## calculator
module calculator(
	input newkey,
	input [4:0] keycode,
	input clk,
	input rst,
	output reg [19:0] x,
	output reg led							 
	);
clock: 13.3 ns
lec_check: 0
abc_area: 1
cap_margin: 20
core_aspect_ratio: 1.42
core_margin: 2
core_utilization: 63
cts_cluster_diameter: 333
cts_cluster_size: 98
hold_slack_margin: 0.12
max_routing_layer: met4
min_routing_layer: met1
place_density: 0.35
setup_slack_margin: 3.98
slew_margin: 15
tns_end_percent: 40
run.sh (not shown) runs the stock make flow with config.mk's settings and CLKGATE_MAP_FILE=.
The baseline produced a clean layout.
Next try:
ABC_AREA = not set   (was 1)
CORE_UTILIZATION = 36   (was 63)
CTS_CLUSTER_SIZE = not set   (was 98)
PLACE_DENSITY = not set   (was 0.35)
SETUP_SLACK_MARGIN = 3.1   (was 3.98)
Outcome: Routed wire length drops by 4.6%; utilization drops by 28 points; design area drops by 4.4%; power drops by 13%; setup slack got worse by 0.71 ns; sequential power drops by about 3%; synthesized cell count drops by 24%; cell count drops by 15%; global-route usage drops by 17 points; hold slack improved by 0.0045 ns.

========
calculator again, from the RTL that the note above started with.
## calculator
module calculator(
	input newkey,
	input [4:0] keycode,
	input clk,
	input rst,
	output reg [19:0] x,
	output reg led							 
	);
	localparam PLUS = 1'd0;					 
	localparam TIMES = 1'd1;				 
	localparam CLEAR20 = 20'd0;				 
	localparam CLEAR2 = 2'd0;				 
	localparam CLEAR1 = 1'd0;				 
	reg [19:0] y;
	reg op;
	reg [19:0] nextX;
	reg [19:0] nextY;
	reg nextOp;
	reg nextLED;
	reg [2:0] select;
	wire [19:0] sum;
	wire [19:0] product;
	wire [19:0] result;
	wire [19:0] ovp;						 
	wire ovs;								 
	always @ (posedge clk)
		begin
			if (rst)
				begin
					x <= CLEAR20;
					y <= CLEAR20;
					op <= CLEAR1;
					led <= CLEAR1;
				end
			else
				begin
					x <= nextX;
					y <= nextY;
					op <= nextOp;
					led <= nextLED;
				end
		end
  always @ (select, x, y, op, led, result, ovp, ovs, keycode)
		case(select)
			3'd0:						 
				begin
              		nextX = x;
					nextY = y;
					nextOp = op;
					nextLED = led;
				end
			3'd1:						 
				begin
              		nextX = CLEAR20;
					nextY = x;
					nextOp = PLUS;
					nextLED = CLEAR1;
				end
			3'd2:						 
				begin
              		nextX = CLEAR20;
					nextY = x;
					nextOp = TIMES;
					nextLED = CLEAR1;
				end
			3'd3:						 
				begin
              		nextX = result;
					nextY = y;
					nextOp = op;
					nextLED = op ? (ovp != 0) : ovs;
				end	
			3'd4:						 
				begin
              		nextX = CLEAR20;
					nextY = CLEAR20;
					nextOp = CLEAR1;				 
					nextLED = CLEAR1;
				end
			3'd7:						 
				begin
              		nextX = {x[15:0],keycode[3:0]};	 
					nextY = y;
					nextOp = op;
					nextLED = CLEAR1;
				end
			default:					 
				begin
  ...
make LEC_CHECK=0 CAP_MARGIN=20 CORE_ASPECT_RATIO=1.42 CORE_MARGIN=2 CORE_UTILIZATION=72 CTS_CLUSTER_DIAMETER=275 HOLD_SLACK_MARGIN=-0.09 MAX_ROUTING_LAYER=met4 MIN_ROUTING_LAYER=met1 PLACE_DENSITY_LB_ADDON=0.01 SETUP_SLACK_MARGIN=-0.35 SLEW_MARGIN=15 TNS_END_PERCENT=40 finish   # period 6.17 ns
The baseline finished with setup timing left.
==> next run, changes <==
- CORE_ASPECT_RATIO: 1.42 -> unset
- CTS_CLUSTER_DIAMETER: 275 -> unset
- HOLD_SLACK_MARGIN: -0.09 -> unset
- MAX_ROUTING_LAYER: met4 -> unset
- MIN_ROUTING_LAYER: met1 -> unset
- PLACE_DENSITY_LB_ADDON: 0.01 -> unset
- SETUP_SLACK_MARGIN: -0.35 -> unset
- SLEW_MARGIN: 15 -> 20
- TNS_END_PERCENT: 40 -> unset
- clock period: 6.17 -> 12.2 ns (I/O delays scaled with it)
=>
- Now the flow completed without violations
- wire length shrinks by about 20%
- sequential cell count does not change
- design area is lower by about 12%
- final cell count went down by about 11%
==> next run, changes <==
- CORE_UTILIZATION: 72 -> 59
- clock period: 12.2 -> 7.87 ns (I/O delays scaled with it)
Synthesized area does not change.
Synthesized cell count stays the same.
First-iteration DRC count drops by 19%.
Routed wire length grows by 9.2%.
Critical path depth does not change.
Setup slack got worse by 4.0 ns.
Fmax rose by 4.2%.
Global-route usage is lower by 4.2 points.
Final cell count went up by 6.0%.
Sequential share of layout area stays flat.
Clock skew is about the same.
==> next run, changes <==
- CORE_UTILIZATION: 59 -> 67
- CTS_CLUSTER_DIAMETER: unset -> 32
- clock period: 7.87 -> 6.74 ns (I/O delays scaled with it)
Effect: The new run finished but fails on setup timing; utilization goes up by 14 points; worst setup slack got worse by 0.46 ns; power goes up by a quarter to a third; register-to-register slack got worse by 0.46 ns; final area goes up by a little under a tenth; first-iteration DRC count goes up by about a fifth; clock-buffer cell count goes down by 1; wire length goes down slightly; via count goes up by a few percent; global-route usage goes up by 3.3 points; area after synthesis is unchanged.
==> next run, changes <==
- CORE_UTILIZATION: 67 -> 40
- CTS_CLUSTER_DIAMETER: 32 -> unset
- clock period: 6.74 -> 10.0 ns (I/O delays scaled with it)
After rerunning: With this change the flow completed without violations. Clock-buffer cell count rose by 1. Synthesized area is unchanged. Clock power goes down by 36%. Worst setup slack improved by 2.4 ns. Hold slack got worse by 0.099 ns. Wire length is lower by 0.82%. Design area drops by 7.6%. Cell count rose by 1.5%. Global-route usage goes down by 15 points. Clock skew decreases by 0.0056 ns.

========
Starting RTL as in the previous note.
## calculator
module calculator(
	input newkey,
	input [4:0] keycode,
	input clk,
	input rst,
	output reg [19:0] x,
	output reg led							 
	);
	localparam PLUS = 1'd0;					 
	localparam TIMES = 1'd1;				 
	localparam CLEAR20 = 20'd0;				 
	localparam CLEAR2 = 2'd0;				 
	localparam CLEAR1 = 1'd0;				 
	reg [19:0] y;
	reg op;
	reg [19:0] nextX;
	reg [19:0] nextY;
	reg nextOp;
	reg nextLED;
	reg [2:0] select;
	wire [19:0] sum;
	wire [19:0] product;
	wire [19:0] result;
	wire [19:0] ovp;						 
	wire ovs;								 
	always @ (posedge clk)
		begin
			if (rst)
				begin
					x <= CLEAR20;
					y <= CLEAR20;
					op <= CLEAR1;
					led <= CLEAR1;
				end
			else
				begin
					x <= nextX;
					y <= nextY;
					op <= nextOp;
					led <= nextLED;
				end
		end
  always @ (select, x, y, op, led, result, ovp, ovs, keycode)
		case(select)
			3'd0:						 
				begin
              		nextX = x;
					nextY = y;
					nextOp = op;
					nextLED = led;
				end
			3'd1:						 
				begin
              		nextX = CLEAR20;
					nextY = x;
					nextOp = PLUS;
					nextLED = CLEAR1;
				end
			3'd2:						 
				begin
              		nextX = CLEAR20;
					nextY = x;
					nextOp = TIMES;
					nextLED = CLEAR1;
				end
			3'd3:						 
				begin
              		nextX = result;
					nextY = y;
					nextOp = op;
  ...
==> flow/config.mk <==
export PLATFORM = sky130hd
export DESIGN_NAME = calculator
export DESIGN_NICKNAME = calculator
export VERILOG_FILES = /design/flow/design.v
export SDC_FILE = /design/flow/constraint.sdc
export NUM_CORES = 4
export LEC_CHECK = 0
export CAP_MARGIN = 20
export CORE_MARGIN = 3
export CORE_UTILIZATION = 36
export PLACE_DENSITY = 0.74
export SETUP_SLACK_MARGIN = 0.31
export SLEW_MARGIN = 20
==> flow/constraint.sdc <==
create_clock -name core_clock -period 4.94 [get_ports {clk}]
set_input_delay 0.9880 -clock core_clock [delete_from_list [all_inputs] [get_ports {clk}]]
set_output_delay 0.9880 -clock core_clock [all_outputs]
set_load 0.01 [all_outputs]
The first run reached the layout checks and failed them: setup timing.
Change:
- CORE_MARGIN: 3 -> 2
- CORE_UTILIZATION: 36 -> 60
- PLACE_DENSITY: 0.74 -> not set
- SETUP_SLACK_MARGIN: 0.31 -> not set
- clock period: 4.94 -> 4.45 ns (I/O delays scaled with it)
=> The new run finished with setup timing left. Hold slack improves by 0.038 ns. Non-clock buffer count rose by 19. Setup slack gets worse by 0.50 ns. Power came out higher by 15%. Cell count falls by 8.6%. First-iteration DRC count increases by 7.7%. Cell area barely changes. Die area went down by 40%. Wire length increases by 0.36%. Clock skew barely changes.
Change:
- CORE_UTILIZATION: 60 -> 72
- MAX_ROUTING_LAYER: not set -> met4
- PLACE_DENSITY: not set -> 0.79
- clock period: 4.45 -> 8.22 ns (I/O delays scaled with it)
This time the run produced a clean layout; area after synthesis stays the same; critical path depth came out higher by 1; die size came out lower by 16%; cell area fell by 16%; cell count drops by 14%; register-to-register slack improved by 2.8 ns; setup slack improves by 2.8 ns.
Change:
- MAX_ROUTING_LAYER: met4 -> not set
- PLACE_DENSITY: 0.79 -> 0.35
- clock period: 8.22 -> 6.49 ns (I/O delays scaled with it)
Result: Now the flow completed and failed the layout checks on setup timing; worst setup slack got worse by 0.95 ns; count of clock-buffer cells in the layout goes down by 2; maximum frequency goes up by roughly a tenth.
Change:
- CORE_UTILIZATION: 72 -> 65
- PLACE_DENSITY: 0.35 -> not set
- clock period: 6.49 -> 8.22 ns (I/O delays scaled with it)
Result:
- With this change the flow finished with timing, DRC and antenna clean
- die size rises by 10%
- wire length falls by 12%
- via count falls by 11%
- maximum frequency falls by 9.8%
- power falls by 33%
- global-route usage falls by 8.5 points
- utilization falls by 16 points
- sequential cell count stays the same
- cell count falls by 6.5%
- non-clock buffer count falls by 196

========
== juniper ==
calculator again, from the RTL that the note above started with.
Design calculator, start of the top module:
module calculator(
	input newkey,
	input [4:0] keycode,
	input clk,
	input rst,
	output reg [19:0] x,
	output reg led							 
	);
==> flow/config.mk <==
export PLATFORM = sky130hd
export DESIGN_NAME = calculator
export DESIGN_NICKNAME = calculator
export VERILOG_FILES = /design/flow/design.v
export SDC_FILE = /design/flow/constraint.sdc
export NUM_CORES = 4
export LEC_CHECK = 0
export CAP_MARGIN = 35
export CELL_PAD_IN_SITES_GLOBAL_PLACEMENT = 1
export CORE_MARGIN = 4
export CORE_UTILIZATION = 56
export GPL_ROUTABILITY_DRIVEN = 1
export PLACE_DENSITY_LB_ADDON = 0.2
export SLEW_MARGIN = 20
export TNS_END_PERCENT = 35
==> flow/constraint.sdc <==
create_clock -name core_clock -period 10.3 [get_ports {clk}]
set_input_delay 2.0600 -clock core_clock [delete_from_list [all_inputs] [get_ports {clk}]]
set_output_delay 2.0600 -clock core_clock [all_outputs]
set_load 0.01 [all_outputs]
Modified inputs, nickel compared to juniper
# juniper
export LEC_CHECK = 0
export CAP_MARGIN = 35
export CELL_PAD_IN_SITES_GLOBAL_PLACEMENT = 1
export CORE_MARGIN = 4
export CORE_UTILIZATION = 56
export GPL_ROUTABILITY_DRIVEN = 1
export PLACE_DENSITY_LB_ADDON = 0.2
export SLEW_MARGIN = 20
export TNS_END_PERCENT = 35
create_clock -name core_clock -period 10.3 [get_ports {clk}]
# nickel
export LEC_CHECK = 0
export CAP_MARGIN = 20
export CELL_PAD_IN_SITES_GLOBAL_PLACEMENT = 1
export CORE_MARGIN = 4
export CORE_UTILIZATION = 40
export GPL_ROUTABILITY_DRIVEN = 0
export PLACE_DENSITY_LB_ADDON = 0.26
export SLEW_MARGIN = 20
create_clock -name core_clock -period 10.3 [get_ports {clk}]
[summary]
On global-route usage: nickel sits below juniper. Largest fanout of any net on the critical path in nickel is 7 below juniper. ~same required time of the critical path in nickel and juniper.
Input changes introduced in quartz (baseline for comparison: nickel):
# nickel
export LEC_CHECK = 0
export CAP_MARGIN = 20
export CELL_PAD_IN_SITES_GLOBAL_PLACEMENT = 1
export CORE_MARGIN = 4
export CORE_UTILIZATION = 40
export GPL_ROUTABILITY_DRIVEN = 0
export PLACE_DENSITY_LB_ADDON = 0.26
export SLEW_MARGIN = 20
create_clock -name core_clock -period 10.3 [get_ports {clk}]
# quartz
export LEC_CHECK = 0
export CAP_MARGIN = 20
export CORE_MARGIN = 2
export CORE_UTILIZATION = 65
export SLEW_MARGIN = 20
create_clock -name core_clock -period 5.94 [get_ports {clk}]
Findings:
[quartz] flow finished | final checks: failed | reasons: negative setup slack
Looking at number of vias in the routed layout, quartz sits 1432 higher than nickel does.
Via density per instance: quartz > nickel
Measured against quartz, the footprint of the flip-flops and latches of nickel comes out at 0.919 times the reference value.
Relative to nickel, quartz degrades switching power total.
Final critical-path required period sits lower in quartz than in nickel.
| combinational power share | quartz vs nickel | 8.1 points higher |
Global-route usage, quartz and nickel: higher on quartz
Final non-filler cell total ends up higher on quartz.
Setup slack, quartz and nickel, higher one = nickel.
The count of plain and timing-repair buffers in the layout in quartz is 4.8 times that in nickel.
Floorplan-stage core utilization delta for quartz relative to nickel: 25 points higher
Input-level comparison between harbor and quartz:
# quartz
export LEC_CHECK = 0
export CAP_MARGIN = 20
export CORE_MARGIN = 2
export CORE_UTILIZATION = 65
export SLEW_MARGIN = 20
create_clock -name core_clock -period 5.94 [get_ports {clk}]
# harbor
export LEC_CHECK = 0
export CAP_MARGIN = 20
export CORE_MARGIN = 2
export CORE_UTILIZATION = 17
export SLEW_MARGIN = 20
create_clock -name core_clock -period 12.2 [get_ports {clk}]
## What came out
The final layout from harbor, which completed every stage, passed the timing, design-rule and antenna checks at the end of the flow. Per the comparison of harbor with quartz, flop share of the area flat, relative max-transition margin now sits lower, net switching power of the design dropped about 55%. The cell with the largest stage delay on the worst path comes out sky130_fd_sc_hd__dfxtp_1 in one run and sky130_fd_sc_hd__fa_1 in the other, namely in harbor and quartz respectively. Comparing quartz and harbor, the higher number of DRC violations after detailed-routing iteration 0 was measured on quartz. Number of well-tap cells placed, quartz and harbor: smaller value in quartz. On setup slack: between quartz and harbor, it ends up lower for quartz. The number of buffers inserted during clock tree synthesis was comparable across quartz and harbor. What harbor reported for final cell count has to be multiplied by 0.78 to get the figure for quartz. Number of cells on the critical path: harbor vs quartz down 4.
Modified inputs, fjord compared to harbor
# harbor
export LEC_CHECK = 0
export CAP_MARGIN = 20
export CORE_MARGIN = 2
export CORE_UTILIZATION = 17
export SLEW_MARGIN = 20
create_clock -name core_clock -period 12.2 [get_ports {clk}]
# fjord
export LEC_CHECK = 0
export CAP_MARGIN = 20
export CORE_MARGIN = 2
export CORE_UTILIZATION = 69
export CTS_CLUSTER_DIAMETER = 40
export SLEW_MARGIN = 20
create_clock -name core_clock -period 6.5 [get_ports {clk}]
==> comparison <==
Summary of harbor and fjord: one run falls short of a clean finish, namely fjord.
Comparing fjord and harbor, area of all placed cells without fillers is higher on fjord.
fjord vs. harbor: clock latency on the worst-skew pair essentially unchanged, part of the total power dissipated in combinational logic saw an increase, via count of the first global-routing pass moved up, reported net switching power went up about 100%, detailed-route via count went up 12%.
Summary — sequential cell fraction of total power, fjord relative to harbor: lower, by 4.8 points.
Power ended up about 120% higher on fjord than on harbor.
Per the comparison of fjord with harbor, multi-input gate area in the final layout up 0.86%, met1 demand-to-capacity share in global routing now sits higher.
Here is what was changed in the inputs of violet compared with fjord.
# fjord
export LEC_CHECK = 0
export CAP_MARGIN = 20
export CORE_MARGIN = 2
export CORE_UTILIZATION = 69
export CTS_CLUSTER_DIAMETER = 40
export SLEW_MARGIN = 20
create_clock -name core_clock -period 6.5 [get_ports {clk}]
# violet
export LEC_CHECK = 0
export CAP_MARGIN = 20
export CORE_MARGIN = 2
export CORE_UTILIZATION = 40
export SLEW_MARGIN = 20
create_clock -name core_clock -period 7.87 [get_ports {clk}]
==> comparison <==
- Status for fjord and violet: clean finish in violet only
- STATUS run=fjord STAGES=ALL_DONE FINAL_CHECKS=FAILED CAUSE=negative setup slack
- violet vs. fjord: worst setup slack went up by 0.66 ns.
- Of the two values seen for top metal layer carrying routed signals, met4 was produced by violet and met5 by fjord.
- violet vs fjord — final cell count without fillers climbed slightly
- Between violet and fjord, it is violet whose sum of routed wire length over all layers is lower, by 1.3%.
- Taking violet as 1.0, fjord lands at 0.58 on area of the core.
- Number of instances in the placed design (higher): violet
- Sort fjord and violet by routing usage on met2, ascending, and violet comes first.
- NOTE: total chip power in violet falls short of that of fjord
- Going from fjord to violet, total met2 wirelength after detailed routing now smaller, portion of the layout cell area used by clock cells now larger.
No activity file was given, so power comes from the tool's default toggle rates.
